### flow/design.v
`timescale 1ns / 1ps
module score(
	 score,
	 grid, ai, opponent, clk
    );
output [8:0] score;
input [83:0] grid;
input [6:0] ai;
input [6:0] opponent;
input clk;
reg [8:0] score_r;
assign score = score_r;
wire clk;
wire [2:0] aithrees;
wire aifour;
reg aivert;
wire aihoriz;
reg [3:0] aihoriz_r;
assign aihoriz = |aihoriz_r;
wire aidiagup;
reg [3:0] aidiagup_r;
assign aidiagup = |aidiagup_r;
wire aidiagdown;
reg [3:0] aidiagdown_r;
assign aidiagdown = |aidiagdown_r;
assign aifour = aivert | aihoriz | aidiagup | aidiagdown;
reg aivert3;
reg [2:0] aihoriz3_r;
reg [2:0] aidiagup3_r;
reg [2:0] aidiagdown3_r;
assign aithrees = aihoriz3_r[2] + aihoriz3_r[1] + aihoriz3_r[0] + aidiagup3_r[2] + aidiagup3_r[1] + aidiagup3_r[0] + aidiagdown3_r[2] + aidiagdown3_r[1] + aidiagdown3_r[0] + aivert3;
wire [2:0] opponentthrees;
wire opponentfour;
reg opponentvert;
wire opponenthoriz;
reg [3:0] opponenthoriz_r;
assign opponenthoriz = |opponenthoriz_r;
wire opponentdiagup;
reg [3:0] opponentdiagup_r;
assign opponentdiagup = |opponentdiagup_r;
wire opponentdiagdown;
reg [3:0] opponentdiagdown_r;
assign opponentdiagdown = |opponentdiagdown_r;
assign opponentfour = opponentvert | opponenthoriz | opponentdiagup | opponentdiagdown;
reg opponentvert3;
reg [2:0] opponenthoriz3_r;
reg [2:0] opponentdiagup3_r;
reg [2:0] opponentdiagdown3_r;
assign opponentthrees = opponenthoriz3_r[2] + opponenthoriz3_r[1] + opponenthoriz3_r[0] + opponentdiagup3_r[2] + opponentdiagup3_r[1] + opponentdiagup3_r[0] + opponentdiagdown3_r[2] + opponentdiagdown3_r[1] + opponentdiagdown3_r[0] + opponentvert3;
always @ (*)
  begin
    if(ai > 41)
	 begin
	   aivert = grid[ai + 1  - 1] & grid[ai + 1  - 15] & grid[ai + 1  - 29] & grid[ai + 1  - 43];
	 end
	 else
	 begin
	   aivert = 0;
	 end
	 if(ai == 83 || ai == 69 || ai == 55 || ai == 41 || ai == 27 || ai == 13)
	 begin
	   aihoriz_r[0] = grid[ai + 1  - 1] & grid[ai + 1  - 3] & grid[ai + 1  - 5] & grid[ai + 1  - 7];
	   aihoriz_r[3:1] = 0;
	 end
	 else if(ai == 81 || ai == 67 || ai == 53 || ai == 39 || ai == 25 || ai == 11)
	 begin
		aihoriz_r[0] = grid[ai + 1  - 1] & grid[ai + 1  - 3] & grid[ai + 1  - 5] & grid[ai + 1  - 7];
	   aihoriz_r[1] = grid[ai + 1  - 1] & grid[ai + 1  - 3] & grid[ai + 1  - 5] & grid[ai + 1  + 1];
      aihoriz_r[3:2] = 0;
    end
	 else if(ai == 79 || ai == 65 || ai == 51 || ai == 37 || ai == 23 || ai == 9)
	 begin
		aihoriz_r[0] = grid[ai + 1  - 1] & grid[ai + 1  - 3] & grid[ai + 1  - 5] & grid[ai + 1  - 7];
	   aihoriz_r[1] = grid[ai + 1  - 1] & grid[ai + 1  - 3] & grid[ai + 1  - 5] & grid[ai + 1  + 1];
      aihoriz_r[2] = grid[ai + 1  - 1] & grid[ai + 1  - 3] & grid[ai + 1  + 3] & grid[ai + 1  + 1];
		aihoriz_r[3] = 0;
    end
	 else if(ai == 77 || ai == 63 || ai == 49 || ai == 35 || ai == 21 || ai == 7)
	 begin
		aihoriz_r[0] = grid[ai + 1  - 1] & grid[ai + 1  - 3] & grid[ai + 1  - 5] & grid[ai + 1  - 7];
	   aihoriz_r[1] = grid[ai + 1  - 1] & grid[ai + 1  - 3] & grid[ai + 1  - 5] & grid[ai + 1  + 1];
      aihoriz_r[2] = grid[ai + 1  - 1] & grid[ai + 1  - 3] & grid[ai + 1  + 3] & grid[ai + 1  + 1];
		aihoriz_r[3] = grid[ai + 1  - 1] & grid[ai + 1  + 5] & grid[ai + 1  + 3] & grid[ai + 1  + 1];
    end
	 else if(ai == 75 || ai == 61 || ai == 47 || ai == 33 || ai == 19 || ai == 5)
    begin
		aihoriz_r[0] = 0;
	   aihoriz_r[1] = grid[ai + 1  - 1] & grid[ai + 1  - 3] & grid[ai + 1  - 5] & grid[ai + 1  + 1];
      aihoriz_r[2] = grid[ai + 1  - 1] & grid[ai + 1  - 3] & grid[ai + 1  + 3] & grid[ai + 1  + 1];
		aihoriz_r[3] = grid[ai + 1  - 1] & grid[ai + 1  + 5] & grid[ai + 1  + 3] & grid[ai + 1  + 1];
    end
	 else if(ai == 73 || ai == 59 || ai == 45 || ai == 31 || ai == 17 || ai == 3)
	 begin
		aihoriz_r[1:0] = 0;     
	   aihoriz_r[2] = grid[ai + 1  - 1] & grid[ai + 1  - 3] & grid[ai + 1  + 3] & grid[ai + 1  + 1];
		aihoriz_r[3] = grid[ai + 1  - 1] & grid[ai + 1  + 5] & grid[ai + 1  + 3] & grid[ai + 1  + 1];
    end
	 else if(ai == 71 || ai == 57 || ai == 43 || ai == 29 || ai == 15 || ai == 1)
	 begin  
		aihoriz_r[2:0] = 0;
		aihoriz_r[3] = grid[ai + 1  - 1] & grid[ai + 1  + 5] & grid[ai + 1  + 3] & grid[ai + 1  + 1];
    end
	 else
	 begin
	   aihoriz_r = 0;
	 end
	 if(ai == 77 || ai == 75|| ai == 73 || ai == 71 || ai == 57 || ai == 43)
	 begin
	   aidiagup_r[0] = grid[ai + 1  - 1] & grid[ai + 1  - 13] & grid[ai + 1  - 25] & grid[ai + 1  - 37];
	   aidiagup_r[3:1] = 0;
	 end
	 else if(ai == 63 || ai == 61 || ai == 59 || ai == 45)
	 begin
	   aidiagup_r[0] = grid[ai + 1  - 1] & grid[ai + 1  - 13] & grid[ai + 1  - 25] & grid[ai + 1  - 37];
	   aidiagup_r[1] = grid[ai + 1  - 1] & grid[ai + 1  - 13] & grid[ai + 1  - 25] & grid[ai + 1  + 11];
      aidiagup_r[3:2] = 0;
    end
	 else if(ai == 49 || ai == 47)
	 begin
	   aidiagup_r[0] = grid[ai + 1  - 1] & grid[ai + 1  - 13] & grid[ai + 1  - 25] & grid[ai + 1  - 37];
	   aidiagup_r[1] = grid[ai + 1  - 1] & grid[ai + 1  - 13] & grid[ai + 1  - 25] & grid[ai + 1  + 11];
      aidiagup_r[2] = grid[ai + 1  - 1] & grid[ai + 1  - 13] & grid[ai + 1  + 23] & grid[ai + 1  + 11];
      aidiagup_r[3] = 0;
	 end
	 else if(ai == 13 || ai == 11 || ai == 9 || ai == 7 || ai == 27 || ai == 41)
	 begin
		aidiagup_r[0] = 0;
	   aidiagup_r[1] = 0;
      aidiagup_r[2] = 0;
      aidiagup_r[3] = grid[ai + 1  - 1] & grid[ai + 1  + 35] & grid[ai + 1  + 23] & grid[ai + 1  + 11];
	 end
	 else if(ai == 25 || ai == 23 || ai == 21 || ai == 39)
	 begin
	   aidiagup_r[0] = 0;
	   aidiagup_r[1] = 0;
      aidiagup_r[2] = grid[ai + 1  - 1] & grid[ai + 1  - 13] & grid[ai + 1  + 23] & grid[ai + 1  + 11];
      aidiagup_r[3] = grid[ai + 1  - 1] & grid[ai + 1  + 35] & grid[ai + 1  + 23] & grid[ai + 1  + 11];
	 end
	 else if(ai == 37 || ai == 35)
	 begin
	   aidiagup_r[0] = 0;
	   aidiagup_r[1] = grid[ai + 1  - 1] & grid[ai + 1  - 13] & grid[ai + 1  - 25] & grid[ai + 1  + 11];
      aidiagup_r[2] = grid[ai + 1  - 1] & grid[ai + 1  - 13] & grid[ai + 1  + 23] & grid[ai + 1  + 11];
      aidiagup_r[3] = grid[ai + 1  - 1] & grid[ai + 1  + 35] & grid[ai + 1  + 23] & grid[ai + 1  + 11];
	 end
	 else if(ai == 51 || ai == 33)
	 begin
	   aidiagup_r[0] = 0;
	   aidiagup_r[1] = grid[ai + 1  - 1] & grid[ai + 1  - 13] & grid[ai + 1  - 25] & grid[ai + 1  + 11];
      aidiagup_r[2] = grid[ai + 1  - 1] & grid[ai + 1  - 13] & grid[ai + 1  + 23] & grid[ai + 1  + 11];
      aidiagup_r[3] = 0;
	 end
	 else if(ai == 19 || ai == 53)
	 begin
	   aidiagup_r[0] = 0;
	   aidiagup_r[1] = 0;
      aidiagup_r[2] = grid[ai + 1  - 1] & grid[ai + 1  - 13] & grid[ai + 1  + 23] & grid[ai + 1  + 11];
      aidiagup_r[3] = 0;
	 end
	 else if(ai == 65 || ai == 31)
	 begin
	   aidiagup_r[0] = 0;
	   aidiagup_r[1] = grid[ai + 1  - 1] & grid[ai + 1  - 13] & grid[ai + 1  - 25] & grid[ai + 1  + 11];
      aidiagup_r[2] = 0;
      aidiagup_r[3] = 0;    
	 end
	 else
	 begin
	   aidiagup_r = 0;
	 end
	 if(ai == 7 || ai == 5 || ai == 3 || ai == 1 || ai == 15 || ai == 29)
	 begin
	   aidiagdown_r[0] = grid[ai + 1  - 1] & grid[ai + 1  + 15] & grid[ai + 1  + 31] & grid[ai + 1  + 47];
	   aidiagdown_r[3:1] = 0;
	 end
	 else if(ai == 21 || ai == 19 || ai == 17 || ai == 31)
	 begin
      aidiagdown_r[0] = grid[ai + 1  - 1] & grid[ai + 1  + 15] & grid[ai + 1  + 31] & grid[ai + 1  + 47];
	   aidiagdown_r[1] = grid[ai + 1  - 1] & grid[ai + 1  + 15] & grid[ai + 1  + 31] & grid[ai + 1  - 17];
      aidiagdown_r[3:2] = 0;
    end
	 else if(ai == 35 || ai == 33)
	 begin
	   aidiagdown_r[0] = grid[ai + 1  - 1] & grid[ai + 1  + 15] & grid[ai + 1  + 31] & grid[ai + 1  + 47];
	   aidiagdown_r[1] = grid[ai + 1  - 1] & grid[ai + 1  + 15] & grid[ai + 1  + 31] & grid[ai + 1  - 17];
      aidiagdown_r[2] = grid[ai + 1  - 1] & grid[ai + 1  + 15] & grid[ai + 1  - 33] & grid[ai + 1  - 17];
	   aidiagdown_r[3] = 0;
	 end
	 else if(ai == 83 || ai == 81 || ai == 79 || ai == 77 || ai == 69 || ai == 55)
	 begin
		aidiagdown_r[0] = 0;
	   aidiagdown_r[1] = 0;
      aidiagdown_r[2] = 0;
      aidiagdown_r[3] = grid[ai + 1  - 1] & grid[ai + 1  - 49] & grid[ai + 1  - 33] & grid[ai + 1  - 17];
    end
	 else if(ai == 67 || ai == 65 || ai == 63 || ai == 53)
	 begin
	   aidiagdown_r[0] = 0;
	   aidiagdown_r[1] = 0;
      aidiagdown_r[2] = grid[ai + 1  - 1] & grid[ai + 1  + 15] & grid[ai + 1  - 33] & grid[ai + 1  - 17];
	   aidiagdown_r[3] = grid[ai + 1  - 1] & grid[ai + 1  - 49] & grid[ai + 1  - 33] & grid[ai + 1  - 17];
	 end
	 else if(ai == 51 || ai == 49)
	 begin
	   aidiagdown_r[0] = 0;
      aidiagdown_r[1] = grid[ai + 1  - 1] & grid[ai + 1  + 15] & grid[ai + 1  + 31] & grid[ai + 1  - 17];
      aidiagdown_r[2] = grid[ai + 1  - 1] & grid[ai + 1  + 15] & grid[ai + 1  - 33] & grid[ai + 1  - 17];
      aidiagdown_r[3] = grid[ai + 1  - 1] & grid[ai + 1  - 49] & grid[ai + 1  - 33] & grid[ai + 1  - 17];
	 end
	 else if(ai == 37 || ai == 47)
	 begin
	   aidiagdown_r[0] = 0;
      aidiagdown_r[1] = grid[ai + 1  - 1] & grid[ai + 1  + 15] & grid[ai + 1  + 31] & grid[ai + 1  - 17];
      aidiagdown_r[2] = grid[ai + 1  - 1] & grid[ai + 1  + 15] & grid[ai + 1  - 33] & grid[ai + 1  - 17];
      aidiagdown_r[3] = 0;
	 end
	 else if(ai == 61 || ai == 39)
	 begin
	   aidiagdown_r[0] = 0;
	   aidiagdown_r[1] = 0;
      aidiagdown_r[2] = grid[ai + 1  - 1] & grid[ai + 1  + 15] & grid[ai + 1  - 33] & grid[ai + 1  - 17];
      aidiagdown_r[3] = 0;
	 end
	 else if(ai == 23 || ai == 45)
	 begin
	   aidiagdown_r[0] = 0;
      aidiagdown_r[1] = grid[ai + 1  - 1] & grid[ai + 1  + 15] & grid[ai + 1  + 31] & grid[ai + 1  - 17];
      aidiagdown_r[2] = 0;
      aidiagdown_r[3] = 0;    
	 end
	 else
	 begin
	   aidiagdown_r = 0;
	 end
    if(ai > 27)
	 begin
	   aivert3 = grid[ai + 1  - 1] & grid[ai + 1  - 15] & grid[ai + 1  - 29];
	 end
	 else
	 begin
	   aivert3 = 0;
	 end
	 if(ai == 83 || ai == 69 || ai == 55 || ai == 41 || ai == 27 || ai == 13)
	 begin
	   aihoriz3_r[0] = grid[ai + 1  - 1] & grid[ai + 1  - 3] & grid[ai + 1  - 5];
	   aihoriz3_r[2:1] = 0;
	 end
	 else if(ai == 81 || ai == 67 || ai == 53 || ai == 39 || ai == 25 || ai == 11)
	 begin
		aihoriz3_r[0] = grid[ai + 1  - 1] & grid[ai + 1  - 3] & grid[ai + 1  - 5];
	   aihoriz3_r[1] = grid[ai + 1  - 1] & grid[ai + 1  - 3] & grid[ai + 1  + 1];
      aihoriz3_r[2] = 0;
    end
	 else if(ai == 79 || ai == 65 || ai == 51 || ai == 37 || ai == 23 || ai == 9 || ai == 77 || ai == 63 || ai == 49 || ai == 35 || ai == 21 || ai == 7 || ai == 75 || ai == 61 || ai == 47 || ai == 33 || ai == 19 || ai == 5)
	 begin
		aihoriz3_r[0] = grid[ai + 1  - 1] & grid[ai + 1  - 3] & grid[ai + 1  - 5];
	   aihoriz3_r[1] = grid[ai + 1  - 1] & grid[ai + 1  - 3] & grid[ai + 1  + 1];
      aihoriz3_r[2] = grid[ai + 1  - 1] & grid[ai + 1  + 3] & grid[ai + 1  + 1];
    end
	 else if(ai == 73 || ai == 59 || ai == 45 || ai == 31 || ai == 17 || ai == 3)
	 begin
		aihoriz3_r[0] = 0;     
	   aihoriz3_r[1] = grid[ai + 1  - 1] & grid[ai + 1  - 3] & grid[ai + 1  + 1];
      aihoriz3_r[2] = grid[ai + 1  - 1] & grid[ai + 1  + 3] & grid[ai + 1  + 1];
    end
	 else if(ai == 71 || ai == 57 || ai == 43 || ai == 29 || ai == 15 || ai == 1)
	 begin  
		aihoriz3_r[1:0] = 0;
		aihoriz3_r[2] = grid[ai + 1  - 1] & grid[ai + 1  + 3] & grid[ai + 1  + 1];
    end
	 else
	 begin
	   aihoriz3_r = 0;
	 end
	 if(ai == 79 || ai == 77 || ai == 75|| ai == 73 || ai == 71 || ai == 57 || ai == 43 || ai == 29)
	 begin
	   aidiagup3_r[0] = grid[ai + 1  - 1] & grid[ai + 1  - 13] & grid[ai + 1  - 25];
	   aidiagup3_r[2:1] = 0;
	 end
	 else if(ai == 65 || ai == 63 || ai == 61 || ai == 59 || ai == 45 || ai == 31)
	 begin
	   aidiagup3_r[0] = grid[ai + 1  - 1] & grid[ai + 1  - 13] & grid[ai + 1  - 25];
	   aidiagup3_r[1] = grid[ai + 1  - 1] & grid[ai + 1  - 13] & grid[ai + 1  + 11];
      aidiagup3_r[2] = 0;
    end
	 else if(ai == 51 || ai == 49 || ai == 47 || ai == 37 || ai == 35 || ai == 33)
	 begin
	   aidiagup3_r[0] = grid[ai + 1  - 1] & grid[ai + 1  - 13] & grid[ai + 1  - 25];
	   aidiagup3_r[1] = grid[ai + 1  - 1] & grid[ai + 1  - 13] & grid[ai + 1  + 11];
      aidiagup3_r[2] = grid[ai + 1  - 1] & grid[ai + 1  + 23] & grid[ai + 1  + 11];
	 end
	 else if(ai == 13 || ai == 11 || ai == 9 || ai == 7 || ai == 5 || ai == 27 || ai == 41 || ai == 55)
	 begin
		aidiagup3_r[0] = 0;
	   aidiagup3_r[1] = 0;
      aidiagup3_r[2] = grid[ai + 1  - 1] & grid[ai + 1  + 23] & grid[ai + 1  + 11];
	 end
	 else if(ai == 25 || ai == 23 || ai == 21 || ai == 19 || ai == 39 ||ai == 53)
	 begin
	   aidiagup3_r[0] = 0;
	   aidiagup3_r[1] = grid[ai + 1  - 1] & grid[ai + 1  - 13] & grid[ai + 1  + 11];
      aidiagup3_r[2] = grid[ai + 1  - 1] & grid[ai + 1  + 23] & grid[ai + 1  + 11];
	 end
	 else if(ai == 17 || ai == 67)
	 begin
	   aidiagup3_r[0] = 0;
	   aidiagup3_r[1] = grid[ai + 1  - 1] & grid[ai + 1  - 13] & grid[ai + 1  + 11];
      aidiagup3_r[2] = 0;
	 end
	 else
	 begin
	   aidiagup3_r = 0;
	 end
	 if(ai == 9 || ai == 7 || ai == 5|| ai == 3 || ai == 1 || ai == 15 || ai == 29 || ai == 43)
	 begin
	 	aidiagdown3_r[0] = grid[ai + 1  - 1] & grid[ai + 1  + 15] & grid[ai + 1  + 31];
	   aidiagdown3_r[2:1] = 0;
	 end
	 else if(ai == 23 || ai == 21 || ai == 19 || ai == 17 || ai == 31 || ai == 45)
	 begin
	 	aidiagdown3_r[0] = grid[ai + 1  - 1] & grid[ai + 1  + 15] & grid[ai + 1  + 31];
	   aidiagdown3_r[1] = grid[ai + 1  - 1] & grid[ai + 1  + 15] & grid[ai + 1  - 17];
      aidiagdown3_r[2] = 0;
    end
	 else if(ai == 51 || ai == 49 || ai == 47 || ai == 37 || ai == 35 || ai == 33)
	 begin
	 	aidiagdown3_r[0] = grid[ai + 1  - 1] & grid[ai + 1  + 15] & grid[ai + 1  + 31];
	   aidiagdown3_r[1] = grid[ai + 1  - 1] & grid[ai + 1  + 15] & grid[ai + 1  - 17];
      aidiagdown3_r[2] = grid[ai + 1  - 1] & grid[ai + 1  - 33] & grid[ai + 1  - 17];
	 end
	 else if(ai == 83 || ai == 81 || ai == 79 || ai == 77 || ai == 75 || ai == 69 || ai == 55 || ai == 41)
	 begin
		aidiagdown3_r[0] = 0;
	   aidiagdown3_r[1] = 0;
      aidiagdown3_r[2] = grid[ai + 1  - 1] & grid[ai + 1  - 33] & grid[ai + 1  - 17];
	 end
	 else if(ai == 67 || ai == 65 || ai == 63 || ai == 61 || ai == 53 ||ai == 39)
	 begin
	   aidiagdown3_r[0] = 0;
	   aidiagdown3_r[1] = grid[ai + 1  - 1] & grid[ai + 1  + 15] & grid[ai + 1  - 17];
      aidiagdown3_r[2] = grid[ai + 1  - 1] & grid[ai + 1  - 33] & grid[ai + 1  - 17];
	 end
	 else if(ai == 59 || ai == 25)
	 begin
	   aidiagdown3_r[0] = 0;
	   aidiagdown3_r[1] = grid[ai + 1  - 1] & grid[ai + 1  + 15] & grid[ai + 1  - 17];
      aidiagdown3_r[2] = 0;
	 end
	 else
	 begin
	   aidiagdown3_r = 0;
	 end
    if(opponent + 1 > 41)
	 begin
	   opponentvert = grid[opponent + 1 - 1] & grid[opponent + 1 - 15] & grid[opponent + 1 - 29] & grid[opponent + 1 - 43];
	 end
	 else
	 begin
	   opponentvert = 0;
	 end
	 if(opponent + 1 == 83 || opponent + 1 == 69 || opponent + 1 == 55 || opponent + 1 == 41 || opponent + 1 == 27 || opponent + 1 == 13)
	 begin
	   opponenthoriz_r[0] = grid[opponent + 1 - 1] & grid[opponent + 1 - 3] & grid[opponent + 1 - 5] & grid[opponent + 1 - 7];
	   opponenthoriz_r[3:1] = 0;
	 end
	 else if(opponent + 1 == 81 || opponent + 1 == 67 || opponent + 1 == 53 || opponent + 1 == 39 || opponent + 1 == 25 || opponent + 1 == 11)
	 begin
		opponenthoriz_r[0] = grid[opponent + 1 - 1] & grid[opponent + 1 - 3] & grid[opponent + 1 - 5] & grid[opponent + 1 - 7];
	   opponenthoriz_r[1] = grid[opponent + 1 - 1] & grid[opponent + 1 - 3] & grid[opponent + 1 - 5] & grid[opponent + 1 + 1];
      opponenthoriz_r[3:2] = 0;
    end
	 else if(opponent + 1 == 79 || opponent + 1 == 65 || opponent + 1 == 51 || opponent + 1 == 37 || opponent + 1 == 23 || opponent + 1 == 9)
	 begin
		opponenthoriz_r[0] = grid[opponent + 1 - 1] & grid[opponent + 1 - 3] & grid[opponent + 1 - 5] & grid[opponent + 1 - 7];
	   opponenthoriz_r[1] = grid[opponent + 1 - 1] & grid[opponent + 1 - 3] & grid[opponent + 1 - 5] & grid[opponent + 1 + 1];
      opponenthoriz_r[2] = grid[opponent + 1 - 1] & grid[opponent + 1 - 3] & grid[opponent + 1 + 3] & grid[opponent + 1 + 1];
		opponenthoriz_r[3] = 0;
    end
	 else if(opponent + 1 == 77 || opponent + 1 == 63 || opponent + 1 == 49 || opponent + 1 == 35 || opponent + 1 == 21 || opponent + 1 == 7)
	 begin
		opponenthoriz_r[0] = grid[opponent + 1 - 1] & grid[opponent + 1 - 3] & grid[opponent + 1 - 5] & grid[opponent + 1 - 7];
	   opponenthoriz_r[1] = grid[opponent + 1 - 1] & grid[opponent + 1 - 3] & grid[opponent + 1 - 5] & grid[opponent + 1 + 1];
      opponenthoriz_r[2] = grid[opponent + 1 - 1] & grid[opponent + 1 - 3] & grid[opponent + 1 + 3] & grid[opponent + 1 + 1];
		opponenthoriz_r[3] = grid[opponent + 1 - 1] & grid[opponent + 1 + 5] & grid[opponent + 1 + 3] & grid[opponent + 1 + 1];
    end
	 else if(opponent + 1 == 75 || opponent + 1 == 61 || opponent + 1 == 47 || opponent + 1 == 33 || opponent + 1 == 19 || opponent + 1 == 5)
    begin
		opponenthoriz_r[0] = 0;
	   opponenthoriz_r[1] = grid[opponent + 1 - 1] & grid[opponent + 1 - 3] & grid[opponent + 1 - 5] & grid[opponent + 1 + 1];
      opponenthoriz_r[2] = grid[opponent + 1 - 1] & grid[opponent + 1 - 3] & grid[opponent + 1 + 3] & grid[opponent + 1 + 1];
		opponenthoriz_r[3] = grid[opponent + 1 - 1] & grid[opponent + 1 + 5] & grid[opponent + 1 + 3] & grid[opponent + 1 + 1];
    end
	 else if(opponent + 1 == 73 || opponent + 1 == 59 || opponent + 1 == 45 || opponent + 1 == 31 || opponent + 1 == 17 || opponent + 1 == 3)
	 begin
		opponenthoriz_r[1:0] = 0;     
	   opponenthoriz_r[2] = grid[opponent + 1 - 1] & grid[opponent + 1 - 3] & grid[opponent + 1 + 3] & grid[opponent + 1 + 1];
		opponenthoriz_r[3] = grid[opponent + 1 - 1] & grid[opponent + 1 + 5] & grid[opponent + 1 + 3] & grid[opponent + 1 + 1];
    end
	 else if(opponent + 1 == 71 || opponent + 1 == 57 || opponent + 1 == 43 || opponent + 1 == 29 || opponent + 1 == 15 || opponent + 1 == 1)
	 begin  
		opponenthoriz_r[2:0] = 0;
		opponenthoriz_r[3] = grid[opponent + 1 - 1] & grid[opponent + 1 + 5] & grid[opponent + 1 + 3] & grid[opponent + 1 + 1];
    end
	 else
	 begin
	   opponenthoriz_r = 0;
	 end
	 if(opponent + 1 == 77 || opponent + 1 == 75|| opponent + 1 == 73 || opponent + 1 == 71 || opponent + 1 == 57 || opponent + 1 == 43)
	 begin
	   opponentdiagup_r[0] = grid[opponent + 1 - 1] & grid[opponent + 1 - 13] & grid[opponent + 1 - 25] & grid[opponent + 1 - 37];
	   opponentdiagup_r[3:1] = 0;
	 end
	 else if(opponent + 1 == 63 || opponent + 1 == 61 || opponent + 1 == 59 || opponent + 1 == 45)
	 begin
	   opponentdiagup_r[0] = grid[opponent + 1 - 1] & grid[opponent + 1 - 13] & grid[opponent + 1 - 25] & grid[opponent + 1 - 37];
	   opponentdiagup_r[1] = grid[opponent + 1 - 1] & grid[opponent + 1 - 13] & grid[opponent + 1 - 25] & grid[opponent + 1 + 11];
      opponentdiagup_r[3:2] = 0;
    end
	 else if(opponent + 1 == 49 || opponent + 1 == 47)
	 begin
	   opponentdiagup_r[0] = grid[opponent + 1 - 1] & grid[opponent + 1 - 13] & grid[opponent + 1 - 25] & grid[opponent + 1 - 37];
	   opponentdiagup_r[1] = grid[opponent + 1 - 1] & grid[opponent + 1 - 13] & grid[opponent + 1 - 25] & grid[opponent + 1 + 11];
      opponentdiagup_r[2] = grid[opponent + 1 - 1] & grid[opponent + 1 - 13] & grid[opponent + 1 + 23] & grid[opponent + 1 + 11];
      opponentdiagup_r[3] = 0;
	 end
	 else if(opponent + 1 == 13 || opponent + 1 == 11 || opponent + 1 == 9 || opponent + 1 == 7 || opponent + 1 == 27 || opponent + 1 == 41)
	 begin
		opponentdiagup_r[0] = 0;
	   opponentdiagup_r[1] = 0;
      opponentdiagup_r[2] = 0;
      opponentdiagup_r[3] = grid[opponent + 1 - 1] & grid[opponent + 1 + 35] & grid[opponent + 1 + 23] & grid[opponent + 1 + 11];
	 end
	 else if(opponent + 1 == 25 || opponent + 1 == 23 || opponent + 1 == 21 || opponent + 1 == 39)
	 begin
	   opponentdiagup_r[0] = 0;
	   opponentdiagup_r[1] = 0;
      opponentdiagup_r[2] = grid[opponent + 1 - 1] & grid[opponent + 1 - 13] & grid[opponent + 1 + 23] & grid[opponent + 1 + 11];
      opponentdiagup_r[3] = grid[opponent + 1 - 1] & grid[opponent + 1 + 35] & grid[opponent + 1 + 23] & grid[opponent + 1 + 11];
	 end
	 else if(opponent + 1 == 37 || opponent + 1 == 35)
	 begin
	   opponentdiagup_r[0] = 0;
	   opponentdiagup_r[1] = grid[opponent + 1 - 1] & grid[opponent + 1 - 13] & grid[opponent + 1 - 25] & grid[opponent + 1 + 11];
      opponentdiagup_r[2] = grid[opponent + 1 - 1] & grid[opponent + 1 - 13] & grid[opponent + 1 + 23] & grid[opponent + 1 + 11];
      opponentdiagup_r[3] = grid[opponent + 1 - 1] & grid[opponent + 1 + 35] & grid[opponent + 1 + 23] & grid[opponent + 1 + 11];
	 end
	 else if(opponent + 1 == 51 || opponent + 1 == 33)
	 begin
	   opponentdiagup_r[0] = 0;
	   opponentdiagup_r[1] = grid[opponent + 1 - 1] & grid[opponent + 1 - 13] & grid[opponent + 1 - 25] & grid[opponent + 1 + 11];
      opponentdiagup_r[2] = grid[opponent + 1 - 1] & grid[opponent + 1 - 13] & grid[opponent + 1 + 23] & grid[opponent + 1 + 11];
      opponentdiagup_r[3] = 0;
	 end
	 else if(opponent + 1 == 19 || opponent + 1 == 53)
	 begin
	   opponentdiagup_r[0] = 0;
	   opponentdiagup_r[1] = 0;
      opponentdiagup_r[2] = grid[opponent + 1 - 1] & grid[opponent + 1 - 13] & grid[opponent + 1 + 23] & grid[opponent + 1 + 11];
      opponentdiagup_r[3] = 0;
	 end
	 else if(opponent + 1 == 65 || opponent + 1 == 31)
	 begin
	   opponentdiagup_r[0] = 0;
	   opponentdiagup_r[1] = grid[opponent + 1 - 1] & grid[opponent + 1 - 13] & grid[opponent + 1 - 25] & grid[opponent + 1 + 11];
      opponentdiagup_r[2] = 0;
      opponentdiagup_r[3] = 0;    
	 end
	 else
	 begin
	   opponentdiagup_r = 0;
	 end
	 if(opponent + 1 == 7 || opponent + 1 == 5 || opponent + 1 == 3 || opponent + 1 == 1 || opponent + 1 == 15 || opponent + 1 == 29)
	 begin
	   opponentdiagdown_r[0] = grid[opponent + 1 - 1] & grid[opponent + 1 + 15] & grid[opponent + 1 + 31] & grid[opponent + 1 + 47];
	   opponentdiagdown_r[3:1] = 0;
	 end
	 else if(opponent + 1 == 21 || opponent + 1 == 19 || opponent + 1 == 17 || opponent + 1 == 31)
	 begin
      opponentdiagdown_r[0] = grid[opponent + 1 - 1] & grid[opponent + 1 + 15] & grid[opponent + 1 + 31] & grid[opponent + 1 + 47];
	   opponentdiagdown_r[1] = grid[opponent + 1 - 1] & grid[opponent + 1 + 15] & grid[opponent + 1 + 31] & grid[opponent + 1 - 17];
      opponentdiagdown_r[3:2] = 0;
    end
	 else if(opponent + 1 == 35 || opponent + 1 == 33)
	 begin
	   opponentdiagdown_r[0] = grid[opponent + 1 - 1] & grid[opponent + 1 + 15] & grid[opponent + 1 + 31] & grid[opponent + 1 + 47];
	   opponentdiagdown_r[1] = grid[opponent + 1 - 1] & grid[opponent + 1 + 15] & grid[opponent + 1 + 31] & grid[opponent + 1 - 17];
      opponentdiagdown_r[2] = grid[opponent + 1 - 1] & grid[opponent + 1 + 15] & grid[opponent + 1 - 33] & grid[opponent + 1 - 17];
	   opponentdiagdown_r[3] = 0;
	 end
	 else if(opponent + 1 == 83 || opponent + 1 == 81 || opponent + 1 == 79 || opponent + 1 == 77 || opponent + 1 == 69 || opponent + 1 == 55)
	 begin
		opponentdiagdown_r[0] = 0;
	   opponentdiagdown_r[1] = 0;
      opponentdiagdown_r[2] = 0;
      opponentdiagdown_r[3] = grid[opponent + 1 - 1] & grid[opponent + 1 - 49] & grid[opponent + 1 - 33] & grid[opponent + 1 - 17];
    end
	 else if(opponent + 1 == 67 || opponent + 1 == 65 || opponent + 1 == 63 || opponent + 1 == 53)
	 begin
	   opponentdiagdown_r[0] = 0;
	   opponentdiagdown_r[1] = 0;
      opponentdiagdown_r[2] = grid[opponent + 1 - 1] & grid[opponent + 1 + 15] & grid[opponent + 1 - 33] & grid[opponent + 1 - 17];
	   opponentdiagdown_r[3] = grid[opponent + 1 - 1] & grid[opponent + 1 - 49] & grid[opponent + 1 - 33] & grid[opponent + 1 - 17];
	 end
	 else if(opponent + 1 == 51 || opponent + 1 == 49)
	 begin
	   opponentdiagdown_r[0] = 0;
      opponentdiagdown_r[1] = grid[opponent + 1 - 1] & grid[opponent + 1 + 15] & grid[opponent + 1 + 31] & grid[opponent + 1 - 17];
      opponentdiagdown_r[2] = grid[opponent + 1 - 1] & grid[opponent + 1 + 15] & grid[opponent + 1 - 33] & grid[opponent + 1 - 17];
      opponentdiagdown_r[3] = grid[opponent + 1 - 1] & grid[opponent + 1 - 49] & grid[opponent + 1 - 33] & grid[opponent + 1 - 17];
	 end
	 else if(opponent + 1 == 37 || opponent + 1 == 47)
	 begin
	   opponentdiagdown_r[0] = 0;
      opponentdiagdown_r[1] = grid[opponent + 1 - 1] & grid[opponent + 1 + 15] & grid[opponent + 1 + 31] & grid[opponent + 1 - 17];
      opponentdiagdown_r[2] = grid[opponent + 1 - 1] & grid[opponent + 1 + 15] & grid[opponent + 1 - 33] & grid[opponent + 1 - 17];
      opponentdiagdown_r[3] = 0;
	 end
	 else if(opponent + 1 == 61 || opponent + 1 == 39)
	 begin
	   opponentdiagdown_r[0] = 0;
	   opponentdiagdown_r[1] = 0;
      opponentdiagdown_r[2] = grid[opponent + 1 - 1] & grid[opponent + 1 + 15] & grid[opponent + 1 - 33] & grid[opponent + 1 - 17];
      opponentdiagdown_r[3] = 0;
	 end
	 else if(opponent + 1 == 23 || opponent + 1 == 45)
	 begin
	   opponentdiagdown_r[0] = 0;
      opponentdiagdown_r[1] = grid[opponent + 1 - 1] & grid[opponent + 1 + 15] & grid[opponent + 1 + 31] & grid[opponent + 1 - 17];
      opponentdiagdown_r[2] = 0;
      opponentdiagdown_r[3] = 0;    
	 end
	 else
	 begin
	   opponentdiagdown_r = 0;
	 end
    if(opponent + 1 > 27)
	 begin
	   opponentvert3 = grid[opponent + 1 - 1] & grid[opponent + 1 - 15] & grid[opponent + 1 - 29];
	 end
	 else
	 begin
	   opponentvert3 = 0;
	 end
	 if(opponent + 1 == 83 || opponent + 1 == 69 || opponent + 1 == 55 || opponent + 1 == 41 || opponent + 1 == 27 || opponent + 1 == 13)
	 begin
	   opponenthoriz3_r[0] = grid[opponent + 1 - 1] & grid[opponent + 1 - 3] & grid[opponent + 1 - 5];
	   opponenthoriz3_r[2:1] = 0;
	 end
	 else if(opponent + 1 == 81 || opponent + 1 == 67 || opponent + 1 == 53 || opponent + 1 == 39 || opponent + 1 == 25 || opponent + 1 == 11)
	 begin
		opponenthoriz3_r[0] = grid[opponent + 1 - 1] & grid[opponent + 1 - 3] & grid[opponent + 1 - 5];
	   opponenthoriz3_r[1] = grid[opponent + 1 - 1] & grid[opponent + 1 - 3] & grid[opponent + 1 + 1];
      opponenthoriz3_r[2] = 0;
    end
	 else if(opponent + 1 == 79 || opponent + 1 == 65 || opponent + 1 == 51 || opponent + 1 == 37 || opponent + 1 == 23 || opponent + 1 == 9 || opponent + 1 == 77 || opponent + 1 == 63 || opponent + 1 == 49 || opponent + 1 == 35 || opponent + 1 == 21 || opponent + 1 == 7 || opponent + 1 == 75 || opponent + 1 == 61 || opponent + 1 == 47 || opponent + 1 == 33 || opponent + 1 == 19 || opponent + 1 == 5)
	 begin
		opponenthoriz3_r[0] = grid[opponent + 1 - 1] & grid[opponent + 1 - 3] & grid[opponent + 1 - 5];
	   opponenthoriz3_r[1] = grid[opponent + 1 - 1] & grid[opponent + 1 - 3] & grid[opponent + 1 + 1];
      opponenthoriz3_r[2] = grid[opponent + 1 - 1] & grid[opponent + 1 + 3] & grid[opponent + 1 + 1];
    end
	 else if(opponent + 1 == 73 || opponent + 1 == 59 || opponent + 1 == 45 || opponent + 1 == 31 || opponent + 1 == 17 || opponent + 1 == 3)
	 begin
		opponenthoriz3_r[0] = 0;     
	   opponenthoriz3_r[1] = grid[opponent + 1 - 1] & grid[opponent + 1 - 3] & grid[opponent + 1 + 1];
      opponenthoriz3_r[2] = grid[opponent + 1 - 1] & grid[opponent + 1 + 3] & grid[opponent + 1 + 1];
    end
	 else if(opponent + 1 == 71 || opponent + 1 == 57 || opponent + 1 == 43 || opponent + 1 == 29 || opponent + 1 == 15 || opponent + 1 == 1)
	 begin  
		opponenthoriz3_r[1:0] = 0;
		opponenthoriz3_r[2] = grid[opponent + 1 - 1] & grid[opponent + 1 + 3] & grid[opponent + 1 + 1];
    end
	 else
	 begin
	   opponenthoriz3_r = 0;
	 end
	 if(opponent + 1 == 79 || opponent + 1 == 77 || opponent + 1 == 75|| opponent + 1 == 73 || opponent + 1 == 71 || opponent + 1 == 57 || opponent + 1 == 43 || opponent + 1 == 29)
	 begin
	   opponentdiagup3_r[0] = grid[opponent + 1 - 1] & grid[opponent + 1 - 13] & grid[opponent + 1 - 25];
	   opponentdiagup3_r[2:1] = 0;
	 end
	 else if(opponent + 1 == 65 || opponent + 1 == 63 || opponent + 1 == 61 || opponent + 1 == 59 || opponent + 1 == 45 || opponent + 1 == 31)
	 begin
	   opponentdiagup3_r[0] = grid[opponent + 1 - 1] & grid[opponent + 1 - 13] & grid[opponent + 1 - 25];
	   opponentdiagup3_r[1] = grid[opponent + 1 - 1] & grid[opponent + 1 - 13] & grid[opponent + 1 + 11];
      opponentdiagup3_r[2] = 0;
    end
	 else if(opponent + 1 == 51 || opponent + 1 == 49 || opponent + 1 == 47 || opponent + 1 == 37 || opponent + 1 == 35 || opponent + 1 == 33)
	 begin
	   opponentdiagup3_r[0] = grid[opponent + 1 - 1] & grid[opponent + 1 - 13] & grid[opponent + 1 - 25];
	   opponentdiagup3_r[1] = grid[opponent + 1 - 1] & grid[opponent + 1 - 13] & grid[opponent + 1 + 11];
      opponentdiagup3_r[2] = grid[opponent + 1 - 1] & grid[opponent + 1 + 23] & grid[opponent + 1 + 11];
	 end
	 else if(opponent + 1 == 13 || opponent + 1 == 11 || opponent + 1 == 9 || opponent + 1 == 7 || opponent + 1 == 5 || opponent + 1 == 27 || opponent + 1 == 41 || opponent + 1 == 55)
	 begin
		opponentdiagup3_r[0] = 0;
	   opponentdiagup3_r[1] = 0;
      opponentdiagup3_r[2] = grid[opponent + 1 - 1] & grid[opponent + 1 + 23] & grid[opponent + 1 + 11];
	 end
	 else if(opponent + 1 == 25 || opponent + 1 == 23 || opponent + 1 == 21 || opponent + 1 == 19 || opponent + 1 == 39 ||opponent + 1 == 53)
	 begin
	   opponentdiagup3_r[0] = 0;
	   opponentdiagup3_r[1] = grid[opponent + 1 - 1] & grid[opponent + 1 - 13] & grid[opponent + 1 + 11];
      opponentdiagup3_r[2] = grid[opponent + 1 - 1] & grid[opponent + 1 + 23] & grid[opponent + 1 + 11];
	 end
	 else if(opponent + 1 == 17 || opponent + 1 == 67)
	 begin
	   opponentdiagup3_r[0] = 0;
	   opponentdiagup3_r[1] = grid[opponent + 1 - 1] & grid[opponent + 1 - 13] & grid[opponent + 1 + 11];
      opponentdiagup3_r[2] = 0;
	 end
	 else
	 begin
	   opponentdiagup3_r = 0;
	 end
	 if(opponent + 1 == 9 || opponent + 1 == 7 || opponent + 1 == 5|| opponent + 1 == 3 || opponent + 1 == 1 || opponent + 1 == 15 || opponent + 1 == 29 || opponent + 1 == 43)
	 begin
	 	opponentdiagdown3_r[0] = grid[opponent + 1 - 1] & grid[opponent + 1 + 15] & grid[opponent + 1 + 31];
	   opponentdiagdown3_r[2:1] = 0;
	 end
	 else if(opponent + 1 == 23 || opponent + 1 == 21 || opponent + 1 == 19 || opponent + 1 == 17 || opponent + 1 == 31 || opponent + 1 == 45)
	 begin
	 	opponentdiagdown3_r[0] = grid[opponent + 1 - 1] & grid[opponent + 1 + 15] & grid[opponent + 1 + 31];
	   opponentdiagdown3_r[1] = grid[opponent + 1 - 1] & grid[opponent + 1 + 15] & grid[opponent + 1 - 17];
      opponentdiagdown3_r[2] = 0;
    end
	 else if(opponent + 1 == 51 || opponent + 1 == 49 || opponent + 1 == 47 || opponent + 1 == 37 || opponent + 1 == 35 || opponent + 1 == 33)
	 begin
	 	opponentdiagdown3_r[0] = grid[opponent + 1 - 1] & grid[opponent + 1 + 15] & grid[opponent + 1 + 31];
	   opponentdiagdown3_r[1] = grid[opponent + 1 - 1] & grid[opponent + 1 + 15] & grid[opponent + 1 - 17];
      opponentdiagdown3_r[2] = grid[opponent + 1 - 1] & grid[opponent + 1 - 33] & grid[opponent + 1 - 17];
	 end
	 else if(opponent + 1 == 83 || opponent + 1 == 81 || opponent + 1 == 79 || opponent + 1 == 77 || opponent + 1 == 75 || opponent + 1 == 69 || opponent + 1 == 55 || opponent + 1 == 41)
	 begin
		opponentdiagdown3_r[0] = 0;
	   opponentdiagdown3_r[1] = 0;
      opponentdiagdown3_r[2] = grid[opponent + 1 - 1] & grid[opponent + 1 - 33] & grid[opponent + 1 - 17];
	 end
	 else if(opponent + 1 == 67 || opponent + 1 == 65 || opponent + 1 == 63 || opponent + 1 == 61 || opponent + 1 == 53 ||opponent + 1 == 39)
	 begin
	   opponentdiagdown3_r[0] = 0;
	   opponentdiagdown3_r[1] = grid[opponent + 1 - 1] & grid[opponent + 1 + 15] & grid[opponent + 1 - 17];
      opponentdiagdown3_r[2] = grid[opponent + 1 - 1] & grid[opponent + 1 - 33] & grid[opponent + 1 - 17];
	 end
	 else if(opponent + 1 == 59 || opponent + 1 == 25)
	 begin
	   opponentdiagdown3_r[0] = 0;
	   opponentdiagdown3_r[1] = grid[opponent + 1 - 1] & grid[opponent + 1 + 15] & grid[opponent + 1 - 17];
      opponentdiagdown3_r[2] = 0;
	 end
	 else
	 begin
	   opponentdiagdown3_r = 0;
	 end
	 if(aifour)
	 begin
	   score_r = 9'b111111111;
	 end
	 else if(opponentfour)
	 begin
	   score_r = 0;
	 end
	 else
	 begin
	   if (ai % 14 > 7)
		begin
		  score_r = (200 + 10 * aithrees - 10 * opponentthrees + 14 - (ai % 14))% 512;
		end
		else
	   begin
		  score_r = (200 + 10 * aithrees - 10 * opponentthrees + ai % 14) % 512;
		end   
	 end
  end
endmodule
`timescale 1ns / 1ps
module minimax(
   opt, move,
   grid, column_counts, player, sw, clk
);
input [83:0] grid;
input [20:0] column_counts;
input player;
input sw;
input clk;
output [6:0] opt;
output move;
reg [83:0] grid_copy;
reg [83:0] grid_copy_2;
reg aimoved;
reg opponentmoved;
reg [6:0] ai;
reg [6:0] opponent;
reg [2:0] index;
reg move_r;
assign move = move_r;
reg initial_score;
reg [6:0] count;  
reg [2:0] column;
reg [6:0] opt_r;
assign opt = opt_r;
wire [8:0] optscore;
reg [8:0] optscore_r;
assign optscore = optscore_r;
wire [8:0] score;
wire [8:0] curscore;
reg [8:0] curscore_r;
assign curscore = curscore_r;
score score_(
   .score (score),
   .grid (grid_copy_2), .ai (ai), .opponent (opponent), .clk (clk)
    );
always @(posedge clk)
begin
  if (player == 0 || !sw)
  begin
    count = 0;
    move_r = 0;
    optscore_r = 0;
    opt_r = 1;
	 curscore_r = 0;
  end
  else if (count == 105)
  begin
    if(curscore >= optscore && aimoved)
    begin
      opt_r = ai;
      optscore_r = curscore_r;
    end
    move_r = 1;
    count = (count + 1) % 128;
  end
  else if (count > 105)
  begin
    move_r = 0;
  end
  else if (count % 15 == 0)
  begin
    if(count == 0)
    begin
      optscore_r = 0;
    end
    else if(curscore >= optscore && aimoved)
    begin
      opt_r = ai;
      optscore_r = curscore_r;
    end
	 initial_score = 1;
    if(column_counts[(count / 15)*3 + 2-:3] < 6)
    begin
	   column = (count / 15) % 8;
      grid_copy = grid;
      grid_copy[13 - (count / 15)*2 + column_counts[(count / 15)*3 + 2-:3] * 14-:2] = 2'b10;
      aimoved = 1;
      ai = (13 - (count / 15)*2 + column_counts[(count / 15)*3 + 2-:3] * 14) % 128;
    end
    else
    begin
      grid_copy = grid;
      aimoved = 0;
      ai = 1;
		column = 0;
    end
    count = (count + 1) % 128;
  end
  else if ((count % 15) % 2 == 1)
  begin
    if(aimoved)
	   begin
      if(column_counts[(((count % 15) - 1)/2)* 3 +2-:3] < 6 && (((count % 15) - 1)/2) != column)
      begin
        grid_copy_2 = grid_copy;
        grid_copy_2[14 - (count % 15) + column_counts[(((count % 15) - 1)/2)* 3 + 2-:3] * 14-:2] = 2'b01;
        opponentmoved = 1;
        opponent = (13 - (count % 15) + column_counts[(((count % 15) - 1)/2)* 3 + 2-:3] * 14)% 128;
      end
	   else if (ai < 70 && (((count % 15) - 1)/2) == column)
	   begin
	     grid_copy_2 = grid_copy;
        grid_copy_2[ai + 14-:2] = 2'b01;
        opponentmoved = 1;
        opponent = (ai + 13)% 128;
	   end
      else
      begin
        grid_copy_2 = grid_copy;
        opponentmoved = 0;
        opponent = 0;
      end
	 end
	 else
	 begin
	   grid_copy_2 = grid_copy;
      opponentmoved = 0;
      opponent = 0;
	 end
    count = (count + 1) % 128;
  end
  else
  begin
    if ((score < curscore || initial_score) && aimoved && opponentmoved)
    begin
      curscore_r = score;
		initial_score = 0;
    end
    count = (count + 1) % 128;
  end
end
endmodule
### flow/run.sh
#!/bin/bash
# the make line also repeats each setting of config.mk as NAME=value (left out here)
make -C /OpenROAD-flow-scripts/flow DESIGN_CONFIG=/design/flow/config.mk WORK_HOME=/design/flow/orfs CLKGATE_MAP_FILE= finish
### flow/config.mk
export PLATFORM = sky130hd
export DESIGN_NAME = minimax
export DESIGN_NICKNAME = minimax
export VERILOG_FILES = /design/flow/design.v
export SDC_FILE = /design/flow/constraint.sdc
export NUM_CORES = 4
export LEC_CHECK = 0
export CAP_MARGIN = 20
export CORE_MARGIN = 2
export CORE_UTILIZATION = 62
export CTS_CLUSTER_DIAMETER = 398
export CTS_CLUSTER_SIZE = 98
export SLEW_MARGIN = 20
### flow/constraint.sdc
create_clock -name core_clock -period 7.26 [get_ports {clk}]
set_input_delay 1.4520 -clock core_clock [delete_from_list [all_inputs] [get_ports {clk}]]
set_output_delay 1.4520 -clock core_clock [all_outputs]
set_load 0.01 [all_outputs]
==> flow_metrics.env, run 1 <==
# yosys + openroad results
export IMPL_synth_seq_cells=219
export IMPL_synth_top_cell_area_share=0.1902
export IMPL_h_tree_depth=1
export IMPL_synth_simple_area_share=0.2046
export IMPL_synthAoiAreaFrac=0.2448
export IMPL_mux_share=0.1527
export IMPL_logic_family="AND-OR/OR-AND gates"
export IMPL_die_area_mm2=0.04937
export IMPL_synthTopCellsByArea="edfxtp_1, mux4_2, ha_1"
export IMPL_syn_area_per_cell_um2=8.269
export IMPL_synthCells=3570
export IMPL_cts_root_buffer="clkbuf_16"
export IMPL_cts_made_buffers=6
export IMPL_hpwl_um=99340
export IMPL_yosysChipArea_mm2=0.02952
export IMPL_cts_hold_fix_buffers=0
export IMPL_synthArstFlopShare=0
export IMPL_grt_use_total=0.6767
export IMPL_syn_nets=3842
export IMPL_status="did not finish"
export IMPL_grt_overflow=2
export IMPL_core_area_mm2=0.04675
export IMPL_port_buffers=114
export IMPL_initial_core_util=0.6314
export IMPL_die_h_um=222.2
export IMPL_rows=79
export IMPL_io_pins=116
export IMPL_ys_warn_count=2
export IMPL_synth_xor_area_share=0.05349
export IMPL_common_cells="nand2_1, nor2_1, o21ai_0, a21oi_1, edfxtp_1"
export IMPL_yosysSeqAreaShare=0.2119
export IMPL_haltStage="global routing (5_1_grt)"
export IMPL_yosysCellCount=3570
export IMPL_clockBufferDepth=3
export IMPL_firstError="[ERROR GRT-0116] Global routing finished with congestion. Check the congestion regions in the DRC Viewer."
export IMPL_synthAdderAreaFrac=0.07595
export IMPL_pre_cts_ws_ns=-3.482
export IMPL_netlist_area_mm2=0.02952
export IMPL_edf_count=187
export IMPL_ff_type="edfxtp_1"
export IMPL_finalWeightedCongestion=1.207
export IMPL_largest_area_cell="edfxtp_1"
export IMPL_top_cell="nand2_1"
export IMPL_synth_cell_types=114
export IMPL_die_x_um=222.2
export IMPL_cts_sinks=219
[through the flow]
step	cell area (µm²)	std cells	hold slack, ns	TNS (ns)
CTS	42490	5246	0.4980	-379.54
global placement	40150	5154	0.4640	-365.88
detailed placement	40150	5154	0.4767	-415.12
floorplan	31160	3570	0.4480	-378.27
[timing repair]
item,in CTS
gates resized,342
pin swaps,196
endpoints found under the setup margin,189
cloned,4
setup buffers,82
[metal layers]
layer,overflow,global-route usage
met1,0,0.6944
met2,1,0.8860
met3,0,0.4664
met4,1,0.6428
met5,0,0.1564
==> run 2: changes to the inputs <==
Settings changed: ABC_AREA set to 0, CELL_PAD_IN_SITES_DETAIL_PLACEMENT set to 1, CELL_PAD_IN_SITES_GLOBAL_PLACEMENT set to 1, CORE_ASPECT_RATIO set to 1.13, CORE_MARGIN 2 to 8, CORE_UTILIZATION 62 to 25, CTS_CLUSTER_DIAMETER 398 to 205, CTS_CLUSTER_SIZE 98 to unset, GPL_ROUTABILITY_DRIVEN set to 0, GPL_TIMING_DRIVEN set to 1, MIN_ROUTING_LAYER set to met2, PLACE_DENSITY_LB_ADDON set to 0.14, SETUP_SLACK_MARGIN set to 0.7, SLEW_MARGIN 20 to 10.
Clock period 7.26 ns to 9.33 ns, I/O delays scaled along.
==> flow_metrics.env, run 2 <==
# source this file to load flow results
export IMPL_core_area_mm2=0.1177
export IMPL_netlist_area_mm2=0.02952
export IMPL_mux_share=0.1527
export IMPL_io_pins=116
export IMPL_power_internal_uw=4383
export IMPL_hp_class="register to register"
export IMPL_fin_ws_ns=-1.664
export IMPL_path_class="register to register"
export IMPL_vdd_ir_drop_worst_mv=0.1622
export IMPL_synth_top_cell_area_share=0.1902
export IMPL_finalSetupViolations=94
export IMPL_p_comb_uw=6130
export IMPL_crit_fanout=8
export IMPL_grt_overflow=0
export IMPL_max_slew_margin=0.2330
export IMPL_critPathLaunch="opponent[1]"
export IMPL_arrival_ns=11.47
export IMPL_leakage_uw=0.01830
export IMPL_p_seq_uw=1130
export IMPL_status="failed layout checks"
export IMPL_top_cell="nand2_1"
export IMPL_wl_um=156700
export IMPL_syn_nets=3842
export IMPL_cp_common_cell="ha_4"
export IMPL_utilization=0.3883
export IMPL_pg_clk_uw=889
export IMPL_fill_cells=13700
export IMPL_path_depth=48
export IMPL_path_buffers=10
export IMPL_drv_cap=0
export IMPL_fin_setup_tns_ns=-76.03
export IMPL_cts_tree="done"
export IMPL_top_power_group="combinational cells"
export IMPL_required_ns=9.81
export IMPL_switching_power_uw=3770
export IMPL_sw_frac_of_total=0.4624
export IMPL_cts_sinks=219
export IMPL_power_share_clock=0.109
export IMPL_seqPwrFrac=0.139
export IMPL_cts_hold_fix_buffers=0
export IMPL_detail_route_iter0_violations=8178
export IMPL_initial_core_util=0.2508
export IMPL_cpPeakStageDelay_ns=0.81
export IMPL_reg2reg_depth=48
export IMPL_cts_root_buffer="clkbuf_16"
export IMPL_drc=0
export IMPL_synthCells=3570
export IMPL_r2r_start="opponent[1]"
export IMPL_max_freq_ghz=0.09096
export IMPL_finalClockPeriodUsage=1.178
export IMPL_cp_start_kind="register"
export IMPL_synth_simple_area_share=0.2046
export IMPL_die_area_mm2=0.1294
export IMPL_fin_crit_ns=10.99
export IMPL_grt_max_degree=93
export IMPL_die_x_um=339.3
export IMPL_synthAdderAreaFrac=0.07595
export IMPL_viasPerCell=7.471
export IMPL_min_to="optscore_r[1]"
export IMPL_yosysChipArea_mm2=0.02952
export IMPL_ant_nets=0
export IMPL_grt_pass1_wl_um=229700
export IMPL_synth_cell_types=114
export IMPL_grt_use_total=0.3455
export IMPL_first_global_vias=53630
export IMPL_slew_violations=0
export IMPL_holdPathStages=2
export IMPL_cts_made_buffers=22
export IMPL_hold_start="optscore_r[1]"
export IMPL_log_warning_count=71
export IMPL_yosysSeqAreaShare=0.2119
export IMPL_hpwl_um=121700
export IMPL_largest_area_cell="edfxtp_1"
export IMPL_firstDrtPassIters=13
export IMPL_antenna_found_initial=0
export IMPL_cp_endpoint="curscore_r[0]"
export IMPL_synth_xor_area_share=0.05349
export IMPL_clockBufferDepth=3
export IMPL_synthArstFlopShare=0
export IMPL_common_cells="nand2_1, nor2_1, o21ai_0, a21oi_1, edfxtp_1"
export IMPL_clk_latency_ns=0.58
export IMPL_ff_type="edfxtp_1"
export IMPL_powerDensity_mw_per_mm2=178.4
export IMPL_cp_end_kind="register"
export IMPL_so_violations="setup timing"
export IMPL_syn_area_per_cell_um2=8.269
export IMPL_rows=134
export IMPL_ys_warn_count=2
export IMPL_port_buffers=114
export IMPL_edf_count=187
export IMPL_worstMarginPinSlew_ns=1.148
export IMPL_fin_nets=4977
export IMPL_wl_per_cell_um=24.92
export IMPL_r2r_setup_slack_ns=-1.66
export IMPL_r2r_end="curscore_r[0]"
export IMPL_yosysCellCount=3570
export IMPL_logic_family="AND-OR/OR-AND gates"
export IMPL_finClkSkew_ns=0.04331
export IMPL_h_tree_depth=1
export IMPL_clk_pin_slew_ns=0.09
export IMPL_synthAoiAreaFrac=0.2448
export IMPL_synth_seq_cells=219
export IMPL_rsz0062_at_grt="yes"
export IMPL_die_h_um=381.3
export IMPL_crit_path_top_delay_cell="o311ai_0"
export IMPL_vias=46970
export IMPL_synthTopCellsByArea="edfxtp_1, mux4_2, ha_1"
export IMPL_syn2layout_area_growth_pct=54.83
export IMPL_pwr_share_comb=0.752
export IMPL_critPathTopFamily="adder cells"
export IMPL_hold_viol=0
==> run 2: layout make-up <==
cell class	instances	area, µm²	share of cell area
antenna	3	7.507	0.0001643
clock buffer	24	558.0	0.01221
clock inverter	15	127.6	0.002792
inverter	155	610.6	0.01336
multi-input combinational	2970	25000	0.5470
sequential	219	6261	0.1370
tap	1564	1957	0.04282
timing repair buffer	1337	11180	0.2447
==> run 2: timing repair <==
action                                  CTS  global route
gates resized                           407           213
pin swaps                               178           115
endpoints found under the setup margin  179           180
cloned                                    4             0
buffers inserted                         98            40
endpoints found under the hold margin     0             0
==> run 2: layer usage <==
layer / global-route usage / vias to the layer above / share of wire
li1: - / 15660 / -
met1: - / 15870 / 0
met2: 0.4201 / 13890 / 0.49
met3: 0.4475 / 1489 / 0.40
met4: 0.07254 / 58 / 0.097
met5: 0.1387 / - / 0.0092
==> run 2: through the flow <==
| stage | worst slack, ns | total power (µW) | area [µm²] | hold WS [ns] | instances |
|---|---|---|---|---|---|
| 2_1_floorplan | -1.090 | 3712 | 31000 | 0.4480 | 3570 |
| 3_3_place_gp | -1.568 | 5943 | 41190 | 0.4675 | 6101 |
| 3_5_place_dp | -1.779 | 5973 | 41190 | 0.4789 | 6101 |
| 4_1_cts | -1.338 | 7558 | 44410 | 0.4927 | 6242 |
| 5_1_grt | -2.057 | 8537 | 45700 | 0.5145 | 6284 |
| 6_report | -1.664 | 8153 | 45700 | 0.4870 | 6287 |
==> run 3: changes to the inputs <==
Settings changed: CELL_PAD_IN_SITES_DETAIL_PLACEMENT 1 to 0, CELL_PAD_IN_SITES_GLOBAL_PLACEMENT 1 to 0, CORE_UTILIZATION 25 to 67, CTS_CLUSTER_DIAMETER 205 to 166, CTS_CLUSTER_SIZE set to 42, MAX_ROUTING_LAYER set to met4, MIN_ROUTING_LAYER met2 to unset, PLACE_DENSITY_LB_ADDON 0.14 to 0.01, SETUP_SLACK_MARGIN 0.7 to -0.92, SLEW_MARGIN 10 to 25, TNS_END_PERCENT set to 35.
==> flow_metrics.env, run 3 <==
# yosys + openroad results
export IMPL_status="did not finish"
export IMPL_haltStage="global routing (5_1_grt)"
export IMPL_firstError="[ERROR GRT-0232] Routing congestion too high. Check the congestion heatmap in the GUI."
export IMPL_initial_core_util=0.6805
export IMPL_yosysSeqAreaShare=0.2119
export IMPL_common_cells="nand2_1, nor2_1, o21ai_0, a21oi_1, edfxtp_1"
export IMPL_synth_cell_types=114
export IMPL_syn_area_per_cell_um2=8.269
export IMPL_synthAdderAreaFrac=0.07595
export IMPL_die_area_mm2=0.05104
export IMPL_synth_xor_area_share=0.05349
export IMPL_yosysChipArea_mm2=0.02952
export IMPL_yosysCellCount=3570
export IMPL_synthCells=3570
export IMPL_syn_nets=3842
export IMPL_synth_seq_cells=219
export IMPL_netlist_area_mm2=0.02952
export IMPL_cts_root_buffer="clkbuf_16"
export IMPL_synthArstFlopShare=0
export IMPL_top_cell="nand2_1"
export IMPL_synthTopCellsByArea="edfxtp_1, mux4_2, ha_1"
export IMPL_edf_count=187
export IMPL_h_tree_depth=1
export IMPL_port_buffers=114
export IMPL_cts_hold_fix_buffers=0
export IMPL_die_h_um=239.1
export IMPL_synthAoiAreaFrac=0.2448
export IMPL_mux_share=0.1527
export IMPL_die_x_um=213.5
export IMPL_rows=81
export IMPL_cts_sinks=219
export IMPL_largest_area_cell="edfxtp_1"
export IMPL_cts_made_buffers=9
export IMPL_logic_family="AND-OR/OR-AND gates"
export IMPL_hpwl_um=96810
export IMPL_ys_warn_count=2
export IMPL_clockBufferDepth=3
export IMPL_core_area_mm2=0.04338
export IMPL_ff_type="edfxtp_1"
export IMPL_grt_use_total=0.7441
export IMPL_io_pins=116
export IMPL_synth_simple_area_share=0.2046
export IMPL_synth_top_cell_area_share=0.1902
export IMPL_grt_overflow=168
-- run 3: per-stage QoR --
step                      instances  worst slack [ns]  cell area, µm²  total power [µW]
after global placement         4913            -1.135           37680              4948
after detailed placement       4914            -1.585           37690              5160
after CTS                      4952            -1.055           38510              5790
after floorplan                3570            -1.068           30430              3471
-- run 3: repair_timing --
action                                 4_1_cts
pin swaps                                   52
endpoints found under the hold margin        0
setup endpoints to repair                   92
resized                                     91
gates cloned                                 1
setup buffers                               30
-- run 3: routing by layer --
metal / global-route usage / overflow
met1: 0.7194 / 7
met2: 0.8785 / 84
met3: 0.6146 / 11
met4: 0.7229 / 66
met5: - / -
==> run 4: changes to the inputs <==
Settings changed: ABC_AREA 0 to unset, CELL_PAD_IN_SITES_DETAIL_PLACEMENT 0 to unset, CELL_PAD_IN_SITES_GLOBAL_PLACEMENT 0 to unset, CORE_ASPECT_RATIO 1.13 to unset, CORE_MARGIN 8 to 2, CORE_UTILIZATION 67 to 59, CTS_CLUSTER_DIAMETER 166 to unset, CTS_CLUSTER_SIZE 42 to unset, GPL_ROUTABILITY_DRIVEN 0 to unset, GPL_TIMING_DRIVEN 1 to unset, MAX_ROUTING_LAYER met4 to unset, PLACE_DENSITY_LB_ADDON 0.01 to unset, SETUP_SLACK_MARGIN -0.92 to 2.54, SLEW_MARGIN 25 to 20, TNS_END_PERCENT 35 to unset.
Clock period 9.33 ns to 8.63 ns, I/O delays scaled along.
==> flow_metrics.env, run 4 <==
# yosys + openroad results
export IMPL_status="did not finish"
export IMPL_haltStage="global routing (5_1_grt)"
export IMPL_firstError="[ERROR GRT-0232] Routing congestion too high. Check the congestion heatmap in the GUI."
export IMPL_cts_root_buffer="clkbuf_16"
export IMPL_yosysChipArea_mm2=0.02952
export IMPL_synth_top_cell_area_share=0.1902
export IMPL_synth_xor_area_share=0.05349
export IMPL_rows=81
export IMPL_io_pins=116
export IMPL_synth_simple_area_share=0.2046
export IMPL_place_area_mm2=0.03932
export IMPL_synthAoiAreaFrac=0.2448
export IMPL_ys_warn_count=2
export IMPL_logic_family="AND-OR/OR-AND gates"
export IMPL_initial_core_util=0.6006
export IMPL_yosysSeqAreaShare=0.2119
export IMPL_die_area_mm2=0.05184
export IMPL_cts_made_buffers=21
export IMPL_synthArstFlopShare=0
export IMPL_die_x_um=227.7
export IMPL_cts_hold_fix_buffers=0
export IMPL_place_inst=5109
export IMPL_grt_use_total=0.8461
export IMPL_synthCells=3570
export IMPL_synthTopCellsByArea="edfxtp_1, mux4_2, ha_1"
export IMPL_clockBufferDepth=3
export IMPL_hpwl_um=98690
export IMPL_port_buffers=114
export IMPL_mux_share=0.1527
export IMPL_synth_cell_types=114
export IMPL_grt_overflow=342
export IMPL_synthAdderAreaFrac=0.07595
export IMPL_h_tree_depth=1
export IMPL_yosysCellCount=3570
export IMPL_die_h_um=227.7
export IMPL_syn_nets=3842
export IMPL_cts_sinks=219
export IMPL_core_area_mm2=0.04915
export IMPL_largest_area_cell="edfxtp_1"
export IMPL_synth_seq_cells=219
export IMPL_finalWeightedCongestion=1.168
export IMPL_common_cells="nand2_1, nor2_1, o21ai_0, a21oi_1, edfxtp_1"
export IMPL_netlist_area_mm2=0.02952
export IMPL_syn_area_per_cell_um2=8.269
export IMPL_ff_type="edfxtp_1"
export IMPL_top_cell="nand2_1"
export IMPL_edf_count=187
## run 4: through the flow
step | worst slack, ns | hold slack (ns) | power [µW]
2_1_floorplan | -1.790 | 0.4480 | 4037
3_3_place_gp | -1.874 | 0.4624 | 5829
3_5_place_dp | -2.126 | 0.4782 | 6003
4_1_cts | -1.672 | 0.4944 | 7679
## run 4: layer usage
metal  GRT overflow  track usage
met1             12       0.8461
met2            153       0.9589
met3             46       0.7415
met4            126       0.8478
met5              5       0.5237
## run 4: timing repair
action | 4_1_cts
endpoints found under the setup margin | 193
gates resized | 318
cloned | 4
setup buffers | 91
pin swaps | 171
==> run 5: changes to the inputs <==
Settings changed: CORE_UTILIZATION 59 to 71, MAX_ROUTING_LAYER set to met4, SETUP_SLACK_MARGIN 2.54 to unset.
Clock period 8.63 ns to 7.75 ns, I/O delays scaled along.
==> flow_metrics.env, run 5 <==
# yosys + openroad results
export IMPL_largest_area_cell="edfxtp_1"
export IMPL_ff_type="edfxtp_1"
export IMPL_place_inst=5002
export IMPL_synth_cell_types=114
export IMPL_io_pins=116
export IMPL_common_cells="nand2_1, nor2_1, o21ai_0, a21oi_1, edfxtp_1"
export IMPL_synthArstFlopShare=0
export IMPL_die_area_mm2=0.04322
export IMPL_status="did not finish"
export IMPL_syn_nets=3842
export IMPL_core_area_mm2=0.04092
export IMPL_ys_warn_count=2
export IMPL_synthAoiAreaFrac=0.2448
export IMPL_synth_xor_area_share=0.05349
export IMPL_top_cell="nand2_1"
export IMPL_synth_seq_cells=219
export IMPL_firstError="[ERROR DPL-0038] Utilization greater than 100%, impossible to legalize"
export IMPL_edf_count=187
export IMPL_port_buffers=114
export IMPL_yosysSeqAreaShare=0.2119
export IMPL_netlist_area_mm2=0.02952
export IMPL_die_h_um=207.9
export IMPL_yosysChipArea_mm2=0.02952
export IMPL_yosysCellCount=3570
export IMPL_logic_family="AND-OR/OR-AND gates"
export IMPL_mux_share=0.1527
export IMPL_synthTopCellsByArea="edfxtp_1, mux4_2, ha_1"
export IMPL_synth_simple_area_share=0.2046
export IMPL_die_x_um=207.9
export IMPL_hpwl_um=118100
export IMPL_initial_core_util=0.7213
export IMPL_synthAdderAreaFrac=0.07595
export IMPL_synth_top_cell_area_share=0.1902
export IMPL_finalWeightedCongestion=1.238
export IMPL_rows=74
export IMPL_synthCells=3570
export IMPL_syn_area_per_cell_um2=8.269
export IMPL_haltStage="clock tree synthesis (4_1_cts)"
run 5: metrics by stage:
step / setup slack, ns / instance area (µm²)
floorplan: -2.670 / 31160
detailed placement: -3.647 / 39420
global placement: -2.737 / 39420
Power figures rest on the tool's default switching activity, not on a simulated workload.
